// upsample_csc
module upsample_csc (
    input  logic        clk,
    input  logic        resetn,
    input  logic        start,
    output logic        done,
    input  logic [15:0] sram_read_data,
    output logic [15:0] sram_write_data,
    output logic [17:0] sram_address,
    output logic        sram_we_n
);
Settings: LEC_CHECK=0, ABC_AREA=0, CAP_MARGIN=20, CORE_MARGIN=2, CORE_UTILIZATION=72, CTS_CLUSTER_DIAMETER=347, CTS_CLUSTER_SIZE=97, PLACE_DENSITY=0.37, SLEW_MARGIN=20, TNS_END_PERCENT=5; clock period 6.0 ns.
run.sh (not shown) runs the stock make flow with config.mk's settings and CLKGATE_MAP_FILE=.
The baseline did not get past global routing (5_1_grt) with GRT-0232.
Change:
ABC_AREA = not set   (was 0)
CTS_CLUSTER_DIAMETER = not set   (was 347)
PLACE_DENSITY = 0.6   (was 0.37)
TNS_END_PERCENT = not set   (was 5)
clock period = 8.25 ns   (was 6.0 ns; I/O delays follow)
After rerunning: The changed run died in global routing (5_1_grt). Area after synthesis is unchanged. Die size is unchanged. Synthesized cell count does not change.
Change:
CORE_UTILIZATION = 40   (was 72)
CTS_CLUSTER_SIZE = not set   (was 97)
clock period = 11.0 ns   (was 8.25 ns; I/O delays follow)
This time the run passed the timing, design-rule and antenna checks.
Die area grows by 79%.
Synthesized area is unchanged.
Synthesized cell count stays the same.
Change:
CELL_PAD_IN_SITES_DETAIL_PLACEMENT = 2   (was not set)
CELL_PAD_IN_SITES_GLOBAL_PLACEMENT = 2   (was not set)
CORE_UTILIZATION = 22   (was 40)
GPL_TIMING_DRIVEN = 0   (was not set)
HOLD_SLACK_MARGIN = -0.01   (was not set)
PLACE_DENSITY = not set   (was 0.6)
SLEW_MARGIN = 10   (was 20)
TNS_END_PERCENT = 65   (was not set)
Outcome:
- global-route usage shrinks by 5.5 points
- register-to-register slack is better by 0.03 ns
- setup slack gains 0.028 ns
- core utilization fell by 19 points
- design area rose by a few percent

========
build 77:
upsample_csc again, from the RTL that the note above started with.
Settings: LEC_CHECK=0, CAP_MARGIN=20, CORE_MARGIN=2, CORE_UTILIZATION=72, CTS_CLUSTER_DIAMETER=214, CTS_CLUSTER_SIZE=36, PLACE_DENSITY=0.63, SLEW_MARGIN=20; clock period 8.99 ns.
Build 77: it failed during global routing (5_1_grt), and the tool reported ODB-0269.
For build 34, these inputs were changed with respect to build 77:
- a deleted CTS_CLUSTER_SIZE that had been 36
- a deleted CTS_CLUSTER_DIAMETER that had been 214
- a change of PLACE_DENSITY from 0.63 to 0.65
- a change of the clock period (ns, I/O delays scaled along) from 8.99 to 10.2
==> comparison <==
- Not one of build 77 and build 34 finished clean.
- In the summary table, build 77 is marked failed, with error ODB-0269 raised in global routing (5_1_grt).
- Although build 34 finished all stages, its layout failed final checks on negative setup slack.
- Floorplan-stage core utilization: build 77 vs build 34 identical
- Against build 77, build 34 comes in 0.93 ns higher on pre-CTS worst setup slack.
- Comparing build 77 against build 34, there is no change at all in area share of and/or/nand/nor cells after synthesis.
- Build 34 vs build 77: total placed instance area down in build 34
- Die size: build 34 vs build 77 identical
- Summary of build 34 over build 77: post-synth design cell area neither gained nor lost much; synthesized cell count ~0 delta; number of instances in the placed design lost 3.7%.
- From build 77 to build 34 the numbers moved as follows: number of clock buffers inserted by TritonCTS +28; post-detailed-placement half-perimeter wirelength -4100 microns.
Inputs modified between build 34 and build 6:
- SETUP_SLACK_MARGIN now 1.54, previously not set
- PLACE_DENSITY now 0.35, was 0.65
- the clock period (ns, I/O delays scaled along) now 11.0, was 10.2
==> results <==
Relative to build 34, the global-route usage of build 6 is lower by 2.5 points. The number of non-clock buffers in the layout of build 6 falls short of that of build 34 by 211. Highest clock rate, build 6 and build 34: larger value in build 34. Comparing the two runs side by side, build 6 comes out ahead of build 34 on setup slack. Build 6 vs. build 34: layout overhead on the synthesized area went down by 2.1 points. Build 6: full flow OK, the timing, design-rule and antenna checks passed. A highest layer used for signal routing of met4 is what build 6 shows, while met5 belongs to build 34.
[inputs] build 65 vs build 6
- CORE_UTILIZATION: 72 -> 40
- CELL_PAD_IN_SITES_GLOBAL_PLACEMENT: unset -> 3
- GPL_TIMING_DRIVEN: unset -> 0
- SLEW_MARGIN: 20 -> 40
- PLACE_DENSITY: 0.35 -> unset
- SETUP_SLACK_MARGIN: 1.54 -> unset
- CELL_PAD_IN_SITES_DETAIL_PLACEMENT: unset -> 0
- CAP_MARGIN: 20 -> 15
- PLACE_DENSITY_LB_ADDON: unset -> 0.13
Notes after the runs:
- The final reports for build 65 and build 6 show number of ordinary and repair buffers in the finished layout higher in the former.
- Worst slew margin relative to its limit improves in build 65 relative to build 6.
- Build 65 vs build 6 — total met2 wirelength after detailed routing climbed by a few percent

========
## run 1
Starting RTL as in the previous note.
==> flow/config.mk <==
export PLATFORM = sky130hd
export DESIGN_NAME = upsample_csc
export DESIGN_NICKNAME = upsample_csc
export VERILOG_FILES = /design/flow/design.v
export SDC_FILE = /design/flow/constraint.sdc
export NUM_CORES = 4
export LEC_CHECK = 0
export ABC_AREA = 1
export CAP_MARGIN = 5
export CELL_PAD_IN_SITES_DETAIL_PLACEMENT = 0
export CELL_PAD_IN_SITES_GLOBAL_PLACEMENT = 2
export CORE_MARGIN = 7
export CORE_UTILIZATION = 34
export CTS_CLUSTER_DIAMETER = 305
export GPL_ROUTABILITY_DRIVEN = 0
export HOLD_SLACK_MARGIN = -0.05
export MAX_ROUTING_LAYER = met4
export MIN_ROUTING_LAYER = met1
export PLACE_DENSITY_LB_ADDON = 0.15
export SETUP_SLACK_MARGIN = 1.5
export SLEW_MARGIN = 30
export TNS_END_PERCENT = 90
==> flow/constraint.sdc <==
create_clock -name core_clock -period 7.82 [get_ports {clk}]
set_input_delay 1.5640 -clock core_clock [delete_from_list [all_inputs] [get_ports {clk}]]
set_output_delay 1.5640 -clock core_clock [all_outputs]
set_load 0.01 [all_outputs]
The flow for run 1 finished, though final verification flagged negative setup slack.
[inputs] run 2 vs run 1
# run 1
export LEC_CHECK = 0
export ABC_AREA = 1
export CAP_MARGIN = 5
export CELL_PAD_IN_SITES_DETAIL_PLACEMENT = 0
export CELL_PAD_IN_SITES_GLOBAL_PLACEMENT = 2
export CORE_MARGIN = 7
export CORE_UTILIZATION = 34
export CTS_CLUSTER_DIAMETER = 305
export GPL_ROUTABILITY_DRIVEN = 0
export HOLD_SLACK_MARGIN = -0.05
export MAX_ROUTING_LAYER = met4
export MIN_ROUTING_LAYER = met1
export PLACE_DENSITY_LB_ADDON = 0.15
export SETUP_SLACK_MARGIN = 1.5
export SLEW_MARGIN = 30
export TNS_END_PERCENT = 90
create_clock -name core_clock -period 7.82 [get_ports {clk}]
# run 2
export LEC_CHECK = 0
export ABC_AREA = 1
export CAP_MARGIN = 20
export CORE_MARGIN = 2
export CORE_UTILIZATION = 64
export PLACE_DENSITY = 0.6
export SLEW_MARGIN = 20
create_clock -name core_clock -period 12.7 [get_ports {clk}]
Notes after the runs:
- Run 2 gives more endpoint required time on the critical path than run 1 did.
- Run 2 vs. run 1: tally of filler cells in the layout went down by 7620.
- Run 2 has completed all stages; timing, DRC and antenna checks passed.
- Utilization after layout, run 1 and run 2: smaller value in run 1
- Going from run 1 to run 2, length of routed wiring on met1 shrank by more than 10%.
diff inputs: run 2 => run 3
# run 2
export LEC_CHECK = 0
export ABC_AREA = 1
export CAP_MARGIN = 20
export CORE_MARGIN = 2
export CORE_UTILIZATION = 64
export PLACE_DENSITY = 0.6
export SLEW_MARGIN = 20
create_clock -name core_clock -period 12.7 [get_ports {clk}]
# run 3
export LEC_CHECK = 0
export CAP_MARGIN = 20
export CORE_MARGIN = 2
export CORE_UTILIZATION = 40
export PLACE_DENSITY = 0.6
export SLEW_MARGIN = 20
create_clock -name core_clock -period 10.7 [get_ports {clk}]
Findings:
Comparing the two runs side by side, run 3 comes out behind run 2 on worst path setup slack after routing.
Per the comparison of run 3 with run 2, area after synthesis went down, non-filler instance count after layout went up, global-route wire length before repair went up, number of different library cells in the post-synthesis netlist went up.
Of the two candidates, run 2 has the better die size and run 3 the worse one.
Summary of run 3 over run 2: total placed cells including tap cells rose 0.82%.
Edits applied to the flow inputs when going from run 3 to run 4:
# run 3
export LEC_CHECK = 0
export CAP_MARGIN = 20
export CORE_MARGIN = 2
export CORE_UTILIZATION = 40
export PLACE_DENSITY = 0.6
export SLEW_MARGIN = 20
create_clock -name core_clock -period 10.7 [get_ports {clk}]
# run 4
export LEC_CHECK = 0
export CAP_MARGIN = 20
export CORE_MARGIN = 2
export CORE_UTILIZATION = 40
export PLACE_DENSITY = 0.6
export SLEW_MARGIN = 20
create_clock -name core_clock -period 12.0 [get_ports {clk}]
### Flow results
Summary — detail-routed via count per cell, run 4 relative to run 3: higher, by about 0.65%. Taking run 3 as the reference, in run 4 logic area went down about 2.3%; utilization -2.5 points.
[inputs] run 5 vs run 4
# run 4
export LEC_CHECK = 0
export CAP_MARGIN = 20
export CORE_MARGIN = 2
export CORE_UTILIZATION = 40
export PLACE_DENSITY = 0.6
export SLEW_MARGIN = 20
create_clock -name core_clock -period 12.0 [get_ports {clk}]
# run 5
export LEC_CHECK = 0
export CAP_MARGIN = 20
export CORE_MARGIN = 2
export CORE_UTILIZATION = 63
export CTS_CLUSTER_SIZE = 97
export PLACE_DENSITY = 0.6
export SLEW_MARGIN = 20
create_clock -name core_clock -period 9.9 [get_ports {clk}]
==> comparison <==
Layout checks on run 5: not met. Flow itself completed; violations: negative setup slack. Final critical-path share of the clock period delta for run 5 relative to run 4: 7.1 points higher. Row final standard cell utilization of the core: run 5 higher / run 4 lower. In run 5, count of inserted tapcells is lower than in run 4. Run 5 ended up with a higher combinational gate area than run 4 did.
The inputs of run 6 differ from those of run 5 as listed below.
# run 5
export LEC_CHECK = 0
export CAP_MARGIN = 20
export CORE_MARGIN = 2
export CORE_UTILIZATION = 63
export CTS_CLUSTER_SIZE = 97
export PLACE_DENSITY = 0.6
export SLEW_MARGIN = 20
create_clock -name core_clock -period 9.9 [get_ports {clk}]
# run 6
export LEC_CHECK = 0
export CAP_MARGIN = 20
export CORE_MARGIN = 2
export CORE_UTILIZATION = 14
export PLACE_DENSITY = 0.6
export SLEW_MARGIN = 20
create_clock -name core_clock -period 11.1 [get_ports {clk}]
### Flow results
Summary of run 5 and run 6: one run falls short of a clean finish, namely run 5.
Taking run 5 as the reference, in run 6 area added between synthesis and finish higher; final wirelength roughly the same.
Side by side, met3 wire length turned out lower in run 6 than in run 5.
Between run 6 and run 5, it is run 6 whose critical path depth is higher, by about 2%.
The top fanout value on the critical path of run 6 falls short of that of run 5 by 4.

========
Setup of job 2898:
upsample_csc again, from the RTL that the note above started with.
export LEC_CHECK = 0
export ABC_AREA = 1
export CAP_MARGIN = 20
export CELL_PAD_IN_SITES_DETAIL_PLACEMENT = 2
export CORE_ASPECT_RATIO = 0.58
export CORE_MARGIN = 4
export CORE_UTILIZATION = 34
export GPL_ROUTABILITY_DRIVEN = 0
export MAX_ROUTING_LAYER = met5
export MIN_ROUTING_LAYER = met1
export PLACE_DENSITY_LB_ADDON = 0.26
export SLEW_MARGIN = 20
export TNS_END_PERCENT = 95
create_clock -name core_clock -period 13.1 [get_ports {clk}]
Here is what was changed in the inputs of job 7642 compared with job 2898.
==> flow/config.mk <==
export PLATFORM = sky130hd
export DESIGN_NAME = upsample_csc
export DESIGN_NICKNAME = upsample_csc
export VERILOG_FILES = /design/flow/design.v
export SDC_FILE = /design/flow/constraint.sdc
export NUM_CORES = 4
export LEC_CHECK = 0
export ABC_AREA = 1
export CAP_MARGIN = 20
export CORE_MARGIN = 2
export CORE_UTILIZATION = 72
export CTS_CLUSTER_SIZE = 99
export PLACE_DENSITY = 0.43
export SLEW_MARGIN = 20
==> flow/constraint.sdc <==
create_clock -name core_clock -period 9.19 [get_ports {clk}]
set_input_delay 1.8380 -clock core_clock [delete_from_list [all_inputs] [get_ports {clk}]]
set_output_delay 1.8380 -clock core_clock [all_outputs]
set_load 0.01 [all_outputs]
Results
- Job 7642 did not finish: a tool error stopped it during global routing.
- Job 7642 vs. job 2898: post-synthesis instance area held, number of ports placed on the die boundary held, width of the die went down about 50%.
Edits applied to the flow inputs when going from job 7642 to job 7318:
==> flow/config.mk <==
export PLATFORM = sky130hd
export DESIGN_NAME = upsample_csc
export DESIGN_NICKNAME = upsample_csc
export VERILOG_FILES = /design/flow/design.v
export SDC_FILE = /design/flow/constraint.sdc
export NUM_CORES = 4
export LEC_CHECK = 0
export CAP_MARGIN = 20
export CORE_MARGIN = 2
export CORE_UTILIZATION = 65
export SLEW_MARGIN = 20
==> flow/constraint.sdc <==
create_clock -name core_clock -period 8.62 [get_ports {clk}]
set_input_delay 1.7240 -clock core_clock [delete_from_list [all_inputs] [get_ports {clk}]]
set_output_delay 1.7240 -clock core_clock [all_outputs]
set_load 0.01 [all_outputs]
==> results <==
Among job 7642 and job 7318, the run that stopped before the end is job 7642, and it is the only one.
Aoi/oai-family share of the synthesized area up 4.5 points in job 7318 wrt job 7642
For H-tree depth, job 7318 and job 7642 come out practically identical.
Summary: with job 7642 as the reference, post-CTS repair timing setup buffer count in job 7318 moved down by more than a quarter.
Going from job 7642 to job 7318, number of gates given a new drive strength after cts shrank by a few percent.
Job 7642 -> job 7318: chip area line of the yosys report decreased slightly
Synthesized cell count for job 7318: 12% down relative to job 7642
Compared to job 7642, job 7318 was floorplanned on a bigger die.
The following lists how job 1539 was set up differently from job 7318:
-- flow/config.mk --
<<< job 7318, line 9
export CORE_MARGIN = 2
export CORE_UTILIZATION = 65
export SLEW_MARGIN = 20
>>> job 1539, line 9
export CORE_MARGIN = 2
export CORE_UTILIZATION = 58
export PLACE_DENSITY = 0.6
export SETUP_SLACK_MARGIN = 1.45
export SLEW_MARGIN = 20
==> flow/constraint.sdc <==
create_clock -name core_clock -period 11.0 [get_ports {clk}]
set_input_delay 2.2000 -clock core_clock [delete_from_list [all_inputs] [get_ports {clk}]]
set_output_delay 2.2000 -clock core_clock [all_outputs]
set_load 0.01 [all_outputs]
Notes after the runs:
Job 1539 went all the way through synthesis, placement and routing and the layout is clean on timing, DRC and antenna. Measured against job 7318, the summed area of non-filler cells in the final layout of job 1539 comes out at 0.902 times the reference value. For the die area, job 1539 came in about 12% higher than job 7318 did. Job 1539 against job 7318: clock skew level. In job 1539 the register-to-register slack turned out 3.10 ns higher than in job 7318. Of job 1539 and job 7318, the run reporting the lower initial core utilization was job 1539. Core outline area, job 1539 vs job 7318: up by more than 10%. Reported for job 1539 and job 7318, total DRC errors in the routed layout turned out identical to the last digit. Against job 7318, via total after detailed routing in job 1539 fell by more than 10%. Comparing job 1539 and job 7318, the lower setup slack was measured on job 7318.
## Diff of input files: job 1047 against job 1539
-- flow/config.mk --
<<< job 1539, line 7
export LEC_CHECK = 0
export CAP_MARGIN = 20
export CORE_MARGIN = 2
export CORE_UTILIZATION = 58
export PLACE_DENSITY = 0.6
export SETUP_SLACK_MARGIN = 1.45
export SLEW_MARGIN = 20
>>> job 1047, line 7
export LEC_CHECK = 0
export CAP_MARGIN = 35
export CELL_PAD_IN_SITES_DETAIL_PLACEMENT = 2
export CELL_PAD_IN_SITES_GLOBAL_PLACEMENT = 2
export CORE_MARGIN = 2
export CORE_UTILIZATION = 22
export GPL_TIMING_DRIVEN = 1
export HOLD_SLACK_MARGIN = 0.23
export SLEW_MARGIN = 35
[summary]
The final layouts of job 1047 and job 1539 pass the timing, design-rule and antenna checks. Going from job 1539 to job 1047, number of clock buffers in the layout grew by about 9%. Compared with job 1539, job 1047 instantiates a larger number of cells.
